Setup of indigo:
// axi_to_apb_bridge
module axi_to_apb_bridge (
    input  logic        clk,
    input  logic        rst_n,
    input  logic [31:0] awaddr,
    input  logic        awvalid,
    output logic        awready,
    input  logic [31:0] wdata,
    input  logic        wvalid,
    output logic        wready,
    output logic        bvalid,
    input  logic        bready,
    output logic        PSEL,
    output logic        PENABLE,
    output logic        PWRITE,
    output logic [31:0] PADDR,
    output logic [31:0] PWDATA
);
==> flow/config.mk <==
export PLATFORM = sky130hd
export DESIGN_NAME = axi_to_apb_bridge
export DESIGN_NICKNAME = axi_to_apb_bridge
export VERILOG_FILES = /design/flow/design.v
export SDC_FILE = /design/flow/constraint.sdc
export NUM_CORES = 4
export LEC_CHECK = 0
export CAP_MARGIN = 0
export CORE_ASPECT_RATIO = 0.5
export CORE_MARGIN = 2
export CORE_UTILIZATION = 61
export GPL_ROUTABILITY_DRIVEN = 0
export MAX_ROUTING_LAYER = met5
export MIN_ROUTING_LAYER = met1
export SLEW_MARGIN = 40
==> flow/constraint.sdc <==
create_clock -name core_clock -period 4.02 [get_ports {clk}]
set_input_delay 0.8040 -clock core_clock [delete_from_list [all_inputs] [get_ports {clk}]]
set_output_delay 0.8040 -clock core_clock [all_outputs]
set_load 0.01 [all_outputs]
run.sh (not shown) runs the stock make flow with config.mk's settings and CLKGATE_MAP_FILE=.
Relative to indigo, the following input files were edited for nickel:
Settings: a deleted GPL_ROUTABILITY_DRIVEN that had been 0; a deleted MAX_ROUTING_LAYER that had been met5; a change of CORE_UTILIZATION from 61 to 32; a change of CAP_MARGIN from 0 to 20; a change of SLEW_MARGIN from 40 to 20; a deleted CORE_ASPECT_RATIO that had been 0.5; a deleted MIN_ROUTING_LAYER that had been met1; a change of the clock period (ns, I/O delays scaled along) from 4.02 to 7.07.
==> results <==
nickel vs indigo — share of the clock period used by the worst path dropped 14 points. Comparing the two runs side by side, nickel comes out behind indigo on wire length. In the final design statistics, nickel uses more standard cells in total than indigo. Vertical die dimension in nickel is 90% above indigo. Of the two candidates, indigo has the better die size and nickel the worse one. NOTE: core occupancy in the finished layout in nickel falls short of that of indigo. Run comparison: nickel highest routed metal layer met5; indigo highest routed metal layer met4. Total net switching power on nickel is ahead of indigo.

axi_to_apb_bridge again, from the RTL that the note above started with.
clock: 4.24 ns
lec_check: 0
abc_area: 1
cap_margin: 25
cell_pad_in_sites_detail_placement: 0
core_aspect_ratio: 1.43
core_margin: 8
core_utilization: 55
gpl_routability_driven: 0
gpl_timing_driven: 1
min_routing_layer: met2
setup_slack_margin: 0.34
slew_margin: 20
Change:
==> flow/config.mk (replaced) <==
export PLATFORM = sky130hd
export DESIGN_NAME = axi_to_apb_bridge
export DESIGN_NICKNAME = axi_to_apb_bridge
export VERILOG_FILES = /design/flow/design.v
export SDC_FILE = /design/flow/constraint.sdc
export NUM_CORES = 4
export LEC_CHECK = 0
export CAP_MARGIN = 20
export CORE_MARGIN = 2
export CORE_UTILIZATION = 68
export SLEW_MARGIN = 20
==> flow/constraint.sdc (replaced) <==
create_clock -name core_clock -period 3.26 [get_ports {clk}]
set_input_delay 0.6520 -clock core_clock [delete_from_list [all_inputs] [get_ports {clk}]]
set_output_delay 0.6520 -clock core_clock [all_outputs]
set_load 0.01 [all_outputs]
Result: Worst setup slack gets worse by 1.2 ns; non-clock buffer count rose by 5; hold slack gets worse by 0.30 ns; sequential power increases by about 46%; global-route usage rises by 6.9 points; design area went down by about 4%; die size drops by 37%; clock skew barely changes; clock-buffer cell count is higher by 3; wire length goes up by 13%.

run D:
axi_to_apb_bridge again, from the RTL that the note above started with.
## axi_to_apb_bridge
module axi_to_apb_bridge (
    input  logic        clk,
    input  logic        rst_n,
    input  logic [31:0] awaddr,
    input  logic        awvalid,
    output logic        awready,
    input  logic [31:0] wdata,
    input  logic        wvalid,
    output logic        wready,
    output logic        bvalid,
    input  logic        bready,
    output logic        PSEL,
    output logic        PENABLE,
    output logic        PWRITE,
    output logic [31:0] PADDR,
    output logic [31:0] PWDATA
);
Settings: LEC_CHECK=0, ABC_AREA=1, CAP_MARGIN=20, CORE_MARGIN=2, CORE_UTILIZATION=70, CTS_CLUSTER_DIAMETER=200, CTS_CLUSTER_SIZE=68, PLACE_DENSITY_LB_ADDON=0.28, SLEW_MARGIN=20; clock period 1.84 ns.
Run D finished all stages; however, its layout fails the closing checks, the failures being setup timing.
Changes in run A relative to run D:
- CTS_CLUSTER_SIZE: 68 -> unset
- PLACE_DENSITY_LB_ADDON: 0.28 -> unset
- ABC_AREA: 1 -> unset
- CORE_UTILIZATION: 70 -> 58
- CTS_CLUSTER_DIAMETER: 200 -> unset
- the clock period (ns, I/O delays scaled along): 1.84 -> 2.18
Results
Both conditions hold for run A: the flow ran to the end and the final layout passed the timing, design-rule and antenna checks. Looking only at iteration tally of the first detailed-router pass, and setting everything else aside, the higher value of run A and run D goes to run D. Total length of routed met3 wires was lower in run A than in run D. Re largest net degree at the start of global routing: run A is about 2.2% up on run D. Run A vs. run D: sequential share of layout area climbed 1.7 points; share of total power in combinational logic climbed 0.3 points; logic depth of the worst register-to-register path dropped 5; total power of the final layout dropped 15%; clock-pin slew on the worst setup and hold paths barely changed. Relative to run D, maximum vdd ir drop has gone down in run A.

axi_to_apb_bridge again, from the RTL that the note above started with.
Settings: LEC_CHECK=0, ABC_AREA=1, CAP_MARGIN=20, CORE_MARGIN=2, CORE_UTILIZATION=72, CTS_CLUSTER_DIAMETER=363, CTS_CLUSTER_SIZE=95, SETUP_SLACK_MARGIN=-0.07, SLEW_MARGIN=20; clock period 1.82 ns.
The first run failed in clock tree synthesis.
Rerun with:
- ABC_AREA: 1 -> not set
- CORE_UTILIZATION: 72 -> 60
- CTS_CLUSTER_DIAMETER: 363 -> not set
- CTS_CLUSTER_SIZE: 95 -> not set
- SETUP_SLACK_MARGIN: -0.07 -> not set
- clock period: 1.82 -> 2.18 ns (I/O delays scaled with it)
The changed run went through all stages and came out clean.
Die area increases by 13%.
Synthesized cell count falls by 37%.
Synthesized area falls by 5.7%.
No activity file was given, so power comes from the tool's default toggle rates.
